==> flow/design.v (excerpt) <==
module cpu(input clk, reset, input [15:0] i_mem_rddata, output logic o_mem_rd, o_mem_wr, output logic [15:0] o_mem_addr, o_mem_wrdata);
	logic ld_pc, pc_inc, ldpc7, Ain, Gin, AddSub, ldnz, ld_ir, ld_addr, ld_data, done;
	logic Gout, pcout, out8, s8out, s11out, wr, n, z;
	logic [15:0] buswire, wA, wG, wPC, wr0, wr1, wr2, wr3, wr4, wr5, wr6, wr7, sext_imm8, sext_imm11, IR, addr, data, sum;
	logic [7:0] Xreg, Yreg, Rin, Rout;
	logic [12:0] Sel;
	logic [7:0] imm8;
	logic [10:0] imm11;
	logic [4:0] inst;
	enum int unsigned
	{
		INIT,
		T0,
		T1,
		T2,
		T3,
		T4,
		T5,
		T6
	} state, nextstate;
	always @(posedge clk)
		if (reset)
			state <= INIT;
		else
			state <= nextstate;	
	always @(state, done)
	begin
		case (state)
			INIT:
				nextstate = T0;
			T0:  
				nextstate = T1;
			T1: begin
 				if (done) nextstate = T0;
 				else nextstate = T2;
 			end
			T2: 
 			begin
 				if (done) nextstate = T0;
				else nextstate = T3;
			end
	 		T3:  
	 		begin
				if (done) nextstate = T0;
 				else nextstate = T4;
 			end
			T4:  
			begin
 				if (done) nextstate = T0;
 				else nextstate = T5;
 			end
			T5:  
			begin
 				if (done) nextstate = T0;
 				else nextstate = T6;
 			end
 			T6: nextstate = T0;
			default: nextstate = INIT;
		endcase
	end
	always @(*)
	begin
		parameter 
		mv = 5'b0, add = 5'b1, sub = 5'b10, cmp = 5'b11, ld = 5'b100, st = 5'b101, 
		mvi = 5'b10000, addi = 5'b10001, subi = 5'b10010, cmpi = 5'b10011, mvhi = 5'b10110,
		jr = 5'b1000, jzr = 5'b1001, jnr = 5'b1010, callr = 5'b1100, 
		j = 5'b11000, jz = 5'b11001, jn = 5'b11010, call = 5'b11100;
		ld_pc = 0; pc_inc = 0; ldpc7 = 0; out8 = 0; Ain = 0; Gin = 0; AddSub = 0; ldnz = 0; 
		ld_ir = 0; ld_addr = 0; ld_data = 0; done = 0;
		Gout = 0; pcout = 0; s8out = 0; s11out = 0;
		o_mem_rd = 0; o_mem_wr = 0; wr = 0;
		Rin = 0;
		Rout = 0;
		case (state)
			INIT: begin
				ld_addr = 1;
				o_mem_rd = 1;
			end
			T0:  
				begin
					ld_ir = 1;
					pc_inc = 1;  
				end
			T1:
				case (inst)
					mv:
					begin
						Rout = Yreg;
						Rin = Xreg;
						ld_addr = 1;
					end
  ...
clock: 7.5 ns
lec_check: 0
cap_margin: 20
cell_pad_in_sites_detail_placement: 2
core_margin: 2
core_utilization: 70
place_density: 0.63
setup_slack_margin: 0.49
slew_margin: 20
run.sh (not shown) runs the stock make flow with config.mk's settings and CLKGATE_MAP_FILE=.
The baseline aborted during detailed placement (3_5_place_dp) on DPL-0033.
Then changed:
- CELL_PAD_IN_SITES_DETAIL_PLACEMENT: 2 -> not set
- CORE_UTILIZATION: 70 -> 20
- PLACE_DENSITY: 0.63 -> not set
- SETUP_SLACK_MARGIN: 0.49 -> not set
- clock period: 7.5 -> 8.57 ns (I/O delays scaled with it)
The new run passed the timing, DRC and antenna checks.
Synthesized area stays the same.
Synthesized cell count stays the same.
Die size grows to 3.4 times its value.
Then changed:
- CORE_UTILIZATION: 20 -> 55
- SETUP_SLACK_MARGIN: not set -> 1.3
- clock period: 8.57 -> 4.97 ns (I/O delays scaled with it)
=> The changed run ended with an error in global routing (5_1_grt), error GRT-0232; synthesized cell count stays the same; synthesized area stays the same; die size went down by 63%.
Then changed:
- CORE_UTILIZATION: 55 -> 64
- SETUP_SLACK_MARGIN: 1.3 -> 1.33
The new run failed in global routing (5_1_grt), error GRT-0116.
Die area decreases by 14%.
Synthesized area stays the same.
Synthesized cell count does not change.

* * *

== build 47 ==
Starting RTL as in the previous note.
// cpu
module cpu(input clk, reset, input [15:0] i_mem_rddata, output logic o_mem_rd, o_mem_wr, output logic [15:0] o_mem_addr, o_mem_wrdata);
clock: 11.0 ns
lec_check: 0
abc_area: 1
cap_margin: 20
cell_pad_in_sites_global_placement: 3
core_aspect_ratio: 0.67
core_margin: 7
core_utilization: 25
cts_cluster_size: 66
hold_slack_margin: 0.12
place_density_lb_addon: 0.09
slew_margin: 40
tns_end_percent: 75
No stage failed in build 47, and the final checks on the layout all came back clean.
The following lists how build 79 was set up differently from build 47:
# build 47
export LEC_CHECK = 0
export ABC_AREA = 1
export CAP_MARGIN = 20
export CELL_PAD_IN_SITES_GLOBAL_PLACEMENT = 3
export CORE_ASPECT_RATIO = 0.67
export CORE_MARGIN = 7
export CORE_UTILIZATION = 25
export CTS_CLUSTER_SIZE = 66
export HOLD_SLACK_MARGIN = 0.12
export PLACE_DENSITY_LB_ADDON = 0.09
export SLEW_MARGIN = 40
export TNS_END_PERCENT = 75
create_clock -name core_clock -period 11.0 [get_ports {clk}]
# build 79
export LEC_CHECK = 0
export ABC_AREA = 1
export CAP_MARGIN = 20
export CORE_MARGIN = 2
export CORE_UTILIZATION = 64
export CTS_CLUSTER_DIAMETER = 251
export SETUP_SLACK_MARGIN = -0.51
export SLEW_MARGIN = 20
create_clock -name core_clock -period 5.63 [get_ports {clk}]
==> results <==
Apart from build 79, each of build 79 and build 47 ends the flow with a layout that passes the timing, DRC and antenna checks. The flow completed for build 79, but it is not clean: the layout still shows negative setup slack. As far as post-synthesis cell count from yosys goes, build 79 and build 47 are indistinguishable; the numbers are identical. Build 79 against build 47: core utilization at floorplan +40 points; horizontal die size decreased by 50% relative to the old numbers; final-layout setup total negative slack went down by 11.44 ns; total vias in the final route rose by 3467; tightest hold margin lost 0.0034 ns. A most congested layer reported by global routing of met1 is what build 47 shows, while met2 belongs to build 79.
[inputs] build 4 vs build 79
# build 79
export LEC_CHECK = 0
export ABC_AREA = 1
export CAP_MARGIN = 20
export CORE_MARGIN = 2
export CORE_UTILIZATION = 64
export CTS_CLUSTER_DIAMETER = 251
export SETUP_SLACK_MARGIN = -0.51
export SLEW_MARGIN = 20
create_clock -name core_clock -period 5.63 [get_ports {clk}]
# build 4
export LEC_CHECK = 0
export ABC_AREA = 1
export CAP_MARGIN = 20
export CORE_MARGIN = 2
export CORE_UTILIZATION = 72
export CTS_CLUSTER_DIAMETER = 310
export CTS_CLUSTER_SIZE = 99
export PLACE_DENSITY = 0.42
export SETUP_SLACK_MARGIN = 0.23
export SLEW_MARGIN = 20
export TNS_END_PERCENT = 10
create_clock -name core_clock -period 3.13 [get_ports {clk}]
--- outcome ---
- Build 4: DPL-0038 in 4_1_cts -> run aborted
- Build 4 -> build 79: synthesized cell count delta 0, exact match
- Summary of build 4 over build 79: chip area line of the yosys report about even; die extent in y -about 5.6%.
